==> run a: inputs <==
==> flow/design.v (excerpt) <==
module axis_uart_v1_0 #(
	parameter integer BAUD_PRESCALER = 10,	 
	parameter integer PARITY = 0, 			 
	parameter integer BYTE_SIZE = 8, 		 
	parameter integer STOP_BITS = 0, 		 
	parameter integer FIFO_DEPTH = 16,		 
	parameter integer FLOW_CONTROL = 1,		 
	parameter integer DYNAMIC_CONFIG = 1	 
)
(
	input wire aclk,
	input wire aresetn,
	input wire [23:0]s_axis_config_tdata,	 
	input wire s_axis_config_tvalid,
	output wire s_axis_config_tready,
	input wire [15:0]s_axis_tdata,
	input wire s_axis_tvalid,
	output wire s_axis_tready,
	output wire [15:0]m_axis_tdata,
	output wire m_axis_tuser,				 
	output wire m_axis_tvalid,
	input wire m_axis_tready,
	output wire tx,
	input wire rx,
	output wire rts,						 
	input wire cts							 
);
==> flow/config.mk <==
export PLATFORM = sky130hd
export DESIGN_NAME = axis_uart_v1_0
export DESIGN_NICKNAME = axis_uart_v1_0
export VERILOG_FILES = /design/flow/design.v
export SDC_FILE = /design/flow/constraint.sdc
export NUM_CORES = 4
export LEC_CHECK = 0
export CAP_MARGIN = 0
export CORE_MARGIN = 2
export CORE_UTILIZATION = 68
export CTS_CLUSTER_DIAMETER = 351
export CTS_CLUSTER_SIZE = 26
export GPL_TIMING_DRIVEN = 1
export PLACE_DENSITY_LB_ADDON = 0.04
export SETUP_SLACK_MARGIN = 0.59
export SLEW_MARGIN = 20
export TNS_END_PERCENT = 30
==> flow/constraint.sdc <==
create_clock -name core_clock -period 3.22 [get_ports {aclk}]
set_input_delay 0.6440 -clock core_clock [delete_from_list [all_inputs] [get_ports {aclk}]]
set_output_delay 0.6440 -clock core_clock [all_outputs]
set_load 0.01 [all_outputs]
run.sh (not shown) runs the stock make flow with config.mk's settings and CLKGATE_MAP_FILE=.
==> run b (differences from run a) <==
CAP_MARGIN = 20   (was 0)
CORE_UTILIZATION = 72   (was 68)
CTS_CLUSTER_DIAMETER = unset   (was 351)
CTS_CLUSTER_SIZE = unset   (was 26)
GPL_TIMING_DRIVEN = unset   (was 1)
PLACE_DENSITY_LB_ADDON = 0.01   (was 0.04)
SETUP_SLACK_MARGIN = 0.93   (was 0.59)
TNS_END_PERCENT = unset   (was 30)
==> flow/constraint.sdc (replaced) <==
create_clock -name core_clock -period 3.27 [get_ports {aclk}]
set_input_delay 0.6540 -clock core_clock [delete_from_list [all_inputs] [get_ports {aclk}]]
set_output_delay 0.6540 -clock core_clock [all_outputs]
set_load 0.01 [all_outputs]
==> notes <==
Run b finished but fails on negative setup slack. Run a completed and failed the layout checks on negative setup slack.
Of run b and run a, run b has the higher combinational power (gap about 20%, measured against run a).
Against run b, the wire length of run a is lower by 30%.
In flip-flop count, run a and run b do not differ.
Non-clock buffer count: run b is higher than run a (76).
Of run a and run b, run b has the higher final area (gap about 8%, measured against run b).
In run b the total power is larger than in run a, by about 22%.
Die size: run a is higher than run b (5.8%).
Between run a and run b, the lower setup slack is in run b (gap 63 ps).

==> inputs of 12-19 <==
axis_uart_v1_0 again, from the RTL that the note above started with.
clock: 3.27 ns
lec_check: 0
abc_area: 1
cap_margin: 20
core_margin: 2
core_utilization: 72
cts_cluster_size: 76
hold_slack_margin: 0.29
place_density_lb_addon: 0.01
setup_slack_margin: 0.45
slew_margin: 20
==> inputs of 01-09, as changes to 12-19 <==
Settings changed: HOLD_SLACK_MARGIN 0.29 to not set, SETUP_SLACK_MARGIN 0.45 to not set.
==> inputs of 03-25, as changes to 12-19 <==
Settings changed: ABC_AREA 1 to not set, CELL_PAD_IN_SITES_DETAIL_PLACEMENT set to 2, CORE_ASPECT_RATIO set to 0.73, CORE_MARGIN 2 to 10, CORE_UTILIZATION 72 to 40, CTS_CLUSTER_SIZE 76 to not set, GPL_ROUTABILITY_DRIVEN set to 0, HOLD_SLACK_MARGIN 0.29 to not set, MAX_ROUTING_LAYER set to met4, PLACE_DENSITY_LB_ADDON 0.01 to 0.14, SETUP_SLACK_MARGIN 0.45 to not set.
==> flow/constraint.sdc (replaced) <==
create_clock -name core_clock -period 4.15 [get_ports {aclk}]
set_input_delay 0.8300 -clock core_clock [delete_from_list [all_inputs] [get_ports {aclk}]]
set_output_delay 0.8300 -clock core_clock [all_outputs]
set_load 0.01 [all_outputs]
==> comparison <==
03-25 finished clean. 01-09 completed and failed the layout checks on negative setup slack. 12-19 ran to the end with no violations. Of 01-09 and 03-25, 01-09 has the higher global-route usage (gap 16 points). First-iteration DRC count: 12-19 > 01-09 > 03-25. Of 03-25 and 01-09, 01-09 has the higher sequential power (gap 21%, measured against 01-09). Worst hold slack: 12-19 is lower than 01-09 (100 ps). Routed wire length, highest first: 03-25, 12-19, 01-09.

==> exp/harbor <==
axis_uart_v1_0 again, from the RTL that the note above started with.
export LEC_CHECK = 0
export ABC_AREA = 0
export CAP_MARGIN = 15
export CELL_PAD_IN_SITES_GLOBAL_PLACEMENT = 3
export CORE_MARGIN = 8
export CORE_UTILIZATION = 46
export CTS_CLUSTER_DIAMETER = 351
export GPL_ROUTABILITY_DRIVEN = 1
export GPL_TIMING_DRIVEN = 0
export HOLD_SLACK_MARGIN = 0.26
export MIN_ROUTING_LAYER = met2
export PLACE_DENSITY_LB_ADDON = 0.16
export SETUP_SLACK_MARGIN = 0.33
export SLEW_MARGIN = 20
export TNS_END_PERCENT = 100
create_clock -name core_clock -period 4.65 [get_ports {aclk}]
==> exp/umber: changes against exp/harbor <==
- ABC_AREA: 0 -> unset
- CAP_MARGIN: 15 -> 20
- CELL_PAD_IN_SITES_GLOBAL_PLACEMENT: 3 -> unset
- CORE_MARGIN: 8 -> 2
- CORE_UTILIZATION: 46 -> 66
- CTS_CLUSTER_DIAMETER: 351 -> unset
- GPL_ROUTABILITY_DRIVEN: 1 -> unset
- GPL_TIMING_DRIVEN: 0 -> unset
- HOLD_SLACK_MARGIN: 0.26 -> unset
- MAX_ROUTING_LAYER: unset -> met4
- MIN_ROUTING_LAYER: met2 -> unset
- PLACE_DENSITY_LB_ADDON: 0.16 -> unset
- SETUP_SLACK_MARGIN: 0.33 -> 1.56
- TNS_END_PERCENT: 100 -> unset
==> flow/constraint.sdc (replaced) <==
create_clock -name core_clock -period 6.48 [get_ports {aclk}]
set_input_delay 1.2960 -clock core_clock [delete_from_list [all_inputs] [get_ports {aclk}]]
set_output_delay 1.2960 -clock core_clock [all_outputs]
set_load 0.01 [all_outputs]
==> exp/fjord: changes against exp/harbor <==
- ABC_AREA: 0 -> unset
- CAP_MARGIN: 15 -> 0
- CELL_PAD_IN_SITES_GLOBAL_PLACEMENT: 3 -> 1
- CORE_ASPECT_RATIO: unset -> 1.86
- CORE_MARGIN: 8 -> 2
- CORE_UTILIZATION: 46 -> 63
- CTS_CLUSTER_DIAMETER: 351 -> 302
- GPL_ROUTABILITY_DRIVEN: 1 -> unset
- GPL_TIMING_DRIVEN: 0 -> unset
- HOLD_SLACK_MARGIN: 0.26 -> 0.14
- MAX_ROUTING_LAYER: unset -> met4
- MIN_ROUTING_LAYER: met2 -> unset
- PLACE_DENSITY_LB_ADDON: 0.16 -> unset
- SETUP_SLACK_MARGIN: 0.33 -> unset
- TNS_END_PERCENT: 100 -> unset
==> flow/constraint.sdc (replaced) <==
create_clock -name core_clock -period 4.55 [get_ports {aclk}]
set_input_delay 0.9100 -clock core_clock [delete_from_list [all_inputs] [get_ports {aclk}]]
set_output_delay 0.9100 -clock core_clock [all_outputs]
set_load 0.01 [all_outputs]
==> flow_metrics.env <==
# source this file to load flow results
export IMPL_fin_util_pct=70.4
export IMPL_grt_usage_pct=30.7
export IMPL_maxUsedRoutingLayer="met4"
export IMPL_warnings=44
export IMPL_area_growth_syn_to_layout_pct=10.7
export IMPL_num_rows=119
export IMPL_bufAreaShareNonClock_pct=3.25
export IMPL_outcome="timing/DRC/antenna clean"
export IMPL_critPathArrivalTime_ns=3.35
the above is filed under exp/fjord

==> flow_metrics.env <==
# source this file to load flow results
export IMPL_warnings=43
export IMPL_bufAreaShareNonClock_pct=4.87
export IMPL_setup_ws_ns=0.416
export IMPL_crit_type="register to output port"
export IMPL_share_seq_of_total_power_pct=43.3
export IMPL_num_rows=102
export IMPL_grt_usage_pct=32.4
export IMPL_area_growth_syn_to_layout_pct=15.5
export IMPL_hold_path_class="register to register"
export IMPL_synth_seq_cells=750
export IMPL_viasPerCell=7.41
export IMPL_critPathArrivalTime_ns=3.30
export IMPL_placed_cell_area_um2=38300
export IMPL_wl_met1_um=0
export IMPL_fin_util_pct=53.6
export IMPL_outcome="timing/DRC/antenna clean"
export IMPL_maxUsedRoutingLayer="met5"
the above is filed under exp/harbor

==> flow_metrics.env <==
# source this file to load flow results
export IMPL_outcome="timing/DRC/antenna clean"
export IMPL_fin_util_pct=73.6
export IMPL_synthesis_nets=3021
export IMPL_maxPowerGroup="registers"
export IMPL_maxUsedRoutingLayer="met4"
export IMPL_cp_slowest_cell="dfxtp_4"
export IMPL_bufAreaShareNonClock_pct=2.92
export IMPL_grt_usage_pct=31.0
export IMPL_dp_cells=3541
export IMPL_num_rows=85
export IMPL_area_growth_syn_to_layout_pct=10.4
export IMPL_critPathArrivalTime_ns=3.38
export IMPL_cts_root_buf="clkbuf_16"
export IMPL_warnings=44
the above is filed under exp/umber


==> tundra <==
axis_uart_v1_0 again, from the RTL that the note above started with.
==> flow/config.mk <==
export PLATFORM = sky130hd
export DESIGN_NAME = axis_uart_v1_0
export DESIGN_NICKNAME = axis_uart_v1_0
export VERILOG_FILES = /design/flow/design.v
export SDC_FILE = /design/flow/constraint.sdc
export NUM_CORES = 4
export LEC_CHECK = 0
export ABC_AREA = 0
export CAP_MARGIN = 15
export CELL_PAD_IN_SITES_GLOBAL_PLACEMENT = 3
export CORE_MARGIN = 8
export CORE_UTILIZATION = 46
export CTS_CLUSTER_DIAMETER = 351
export GPL_ROUTABILITY_DRIVEN = 1
export GPL_TIMING_DRIVEN = 0
export HOLD_SLACK_MARGIN = 0.26
export MIN_ROUTING_LAYER = met2
export PLACE_DENSITY_LB_ADDON = 0.16
export SETUP_SLACK_MARGIN = 0.33
export SLEW_MARGIN = 20
export TNS_END_PERCENT = 90
==> flow/constraint.sdc <==
create_clock -name core_clock -period 4.65 [get_ports {aclk}]
set_input_delay 0.9300 -clock core_clock [delete_from_list [all_inputs] [get_ports {aclk}]]
set_output_delay 0.9300 -clock core_clock [all_outputs]
set_load 0.01 [all_outputs]
==> delta: changes against tundra <==
ABC_AREA = unset   (was 0)
CAP_MARGIN = 20   (was 15)
CELL_PAD_IN_SITES_GLOBAL_PLACEMENT = unset   (was 3)
CORE_MARGIN = 2   (was 8)
CORE_UTILIZATION = 67   (was 46)
CTS_CLUSTER_DIAMETER = 331   (was 351)
CTS_CLUSTER_SIZE = 32   (was unset)
GPL_ROUTABILITY_DRIVEN = unset   (was 1)
GPL_TIMING_DRIVEN = unset   (was 0)
HOLD_SLACK_MARGIN = unset   (was 0.26)
MIN_ROUTING_LAYER = unset   (was met2)
PLACE_DENSITY_LB_ADDON = unset   (was 0.16)
SETUP_SLACK_MARGIN = unset   (was 0.33)
TNS_END_PERCENT = unset   (was 90)
==> flow/constraint.sdc (replaced) <==
create_clock -name core_clock -period 6.48 [get_ports {aclk}]
set_input_delay 1.2960 -clock core_clock [delete_from_list [all_inputs] [get_ports {aclk}]]
set_output_delay 1.2960 -clock core_clock [all_outputs]
set_load 0.01 [all_outputs]
==> comparison <==
Against delta, the global-route usage of tundra is higher by 1.9 points. Between delta and tundra, the lower first-iteration DRC count is in delta (gap 46%, measured against tundra). Against delta, the final cell count of tundra is larger by about 18%. In tundra the clock skew is higher than in delta, by 5.0 ps. Between tundra and delta, the lower register-to-register slack is in tundra (gap 1500 ps). delta completed with no timing, DRC or antenna violations. tundra passed the timing, DRC and antenna checks. Between tundra and delta, the lower cell area is in delta (gap about 9%, measured against delta). Between delta and tundra, the lower non-clock buffer count is in delta (gap 169). In sequential cell count, delta and tundra do not differ.
==> figures <==
item	tundra	delta
Status	finished clean	finished clean
Number of cells after detailed placement	4,049	3,539
Clock slew seen by the registers of the worst setup and hold paths	60 ps	120 ps
Average detailed-routed wire length per instance	22.8 um	23.3 um
Power Total	17.9 mW	10.1 mW
Reg2Reg Setup Slack	820 ps	2300 ps
HPWL Detailed	68,200 um	56,400 um
Routing layer with the top usage in global route	met3	met2
Buffer share of cell area	4.87%	3.14%
Clock buffer instance count of the final layout	102	47
Post-CTS setup buffer count	9	0
Actual slew at the worst max-slew pin	1120 ps	1160 ps
Tap cells	1,040	688
Portion of total power attributed to the clock network	36.3%	22.0%
Number of logic stages on the critical path including buffering	7	5
Sequential group power	7.76 mW	5.73 mW
Worst vdd rail ir drop	0.000361 V	0.000254 V
Number of levels in the clock H-tree	3	1

==> 12-10: inputs <==
axis_uart_v1_0 again, from the RTL that the note above started with.
==> flow/config.mk <==
export PLATFORM = sky130hd
export DESIGN_NAME = axis_uart_v1_0
export DESIGN_NICKNAME = axis_uart_v1_0
export VERILOG_FILES = /design/flow/design.v
export SDC_FILE = /design/flow/constraint.sdc
export NUM_CORES = 4
export LEC_CHECK = 0
export CAP_MARGIN = 40
export CORE_MARGIN = 2
export CORE_UTILIZATION = 72
export CTS_CLUSTER_DIAMETER = 200
export GPL_ROUTABILITY_DRIVEN = 0
export SETUP_SLACK_MARGIN = 0.33
export SLEW_MARGIN = 40
==> flow/constraint.sdc <==
create_clock -name core_clock -period 3.26 [get_ports {aclk}]
set_input_delay 0.6520 -clock core_clock [delete_from_list [all_inputs] [get_ports {aclk}]]
set_output_delay 0.6520 -clock core_clock [all_outputs]
set_load 0.01 [all_outputs]
==> inputs of 11-02, as changes to 12-10 <==
- CAP_MARGIN: 40 -> 20
- CORE_UTILIZATION: 72 -> 67
- CTS_CLUSTER_DIAMETER: 200 -> 331
- CTS_CLUSTER_SIZE: unset -> 33
- GPL_ROUTABILITY_DRIVEN: 0 -> unset
- SETUP_SLACK_MARGIN: 0.33 -> unset
- SLEW_MARGIN: 40 -> 20
==> flow/constraint.sdc (replaced) <==
create_clock -name core_clock -period 6.48 [get_ports {aclk}]
set_input_delay 1.2960 -clock core_clock [delete_from_list [all_inputs] [get_ports {aclk}]]
set_output_delay 1.2960 -clock core_clock [all_outputs]
set_load 0.01 [all_outputs]
==> inputs of 06-14, as changes to 12-10 <==
- CAP_MARGIN: 40 -> 20
- CELL_PAD_IN_SITES_DETAIL_PLACEMENT: unset -> 1
- CORE_ASPECT_RATIO: unset -> 0.73
- CORE_UTILIZATION: 72 -> 40
- CTS_CLUSTER_DIAMETER: 200 -> unset
- GPL_ROUTABILITY_DRIVEN: 0 -> unset
- MAX_ROUTING_LAYER: unset -> met4
- PLACE_DENSITY_LB_ADDON: unset -> 0.14
- SETUP_SLACK_MARGIN: 0.33 -> unset
- SLEW_MARGIN: 40 -> 20
==> flow/constraint.sdc (replaced) <==
create_clock -name core_clock -period 4.15 [get_ports {aclk}]
set_input_delay 0.8300 -clock core_clock [delete_from_list [all_inputs] [get_ports {aclk}]]
set_output_delay 0.8300 -clock core_clock [all_outputs]
set_load 0.01 [all_outputs]
==> comparison table <==
| metric | 11-02 | 12-10 | 06-14 |
|---|---|---|---|
| Comb area share | 38.3% | 36.9% | 35.7% |
| Register-to-register path setup slack | 2.33 ns | 0.07 ns | 0.43 ns |
| Number of detailed-route iterations in the first pass | 5 | 7 | 5 |
| Fp_density | 68.0% | 73.1% | 40.5% |
| Arrival time of the worst setup path | 3.77 ns | 2.78 ns | 3.19 ns |
| Clk pin slew, worst setup/hold paths | 0.12 ns | 0.06 ns | 0.06 ns |
| Critical path buffer and inverter count | 2 | 4 | 2 |
| Total placed instance area | 0.0371 mm² | 0.0381 mm² | 0.0380 mm² |
| Net count, final | 2984 | 3176 | 3061 |
| TritonCTS Buffers | 26 | 75 | 81 |
| Status | timing/DRC/antenna clean | finished with violations | timing/DRC/antenna clean |
| Layout check failures | - | negative setup slack | - |
| Number of antenna violations at the first check in global routing | 0 | 1 | 2 |
| Sequential cell area | 0.0203 mm² | 0.0203 mm² | 0.0203 mm² |
| Total met2 wirelength after detailed routing | 41200 µm | 49000 µm | 45900 µm |
| Met3 wirelength from detailed routing | 5300 µm | 8090 µm | 4330 µm |
| Met2 usage | 50.7% | 62.9% | 35.2% |
| Stages on worst setup path | 5 | 7 | 5 |
| Non-clock buffers | 136 | 278 | 158 |
| Count of multi-input gates | 1896 | 1897 | 1896 |
| Combinational group power | 2.17 mW | 6.13 mW | 3.70 mW |
| DR iter-0 viols | 2498 | 3025 | 1799 |
| Worst-margin pin slew | 1.18 ns | 0.821 ns | 1.03 ns |
| Fillcell total | 3627 | 2225 | 9103 |
| Clock buffer and inverter area fraction after layout | 1.98% | 5.95% | 6.66% |
| CP required | 5.18 ns | 2.61 ns | 3.32 ns |
| Via count of the first global-routing pass | 22300 | 24800 | 24800 |
Power figures rest on the tool's default switching activity, not on a simulated workload.
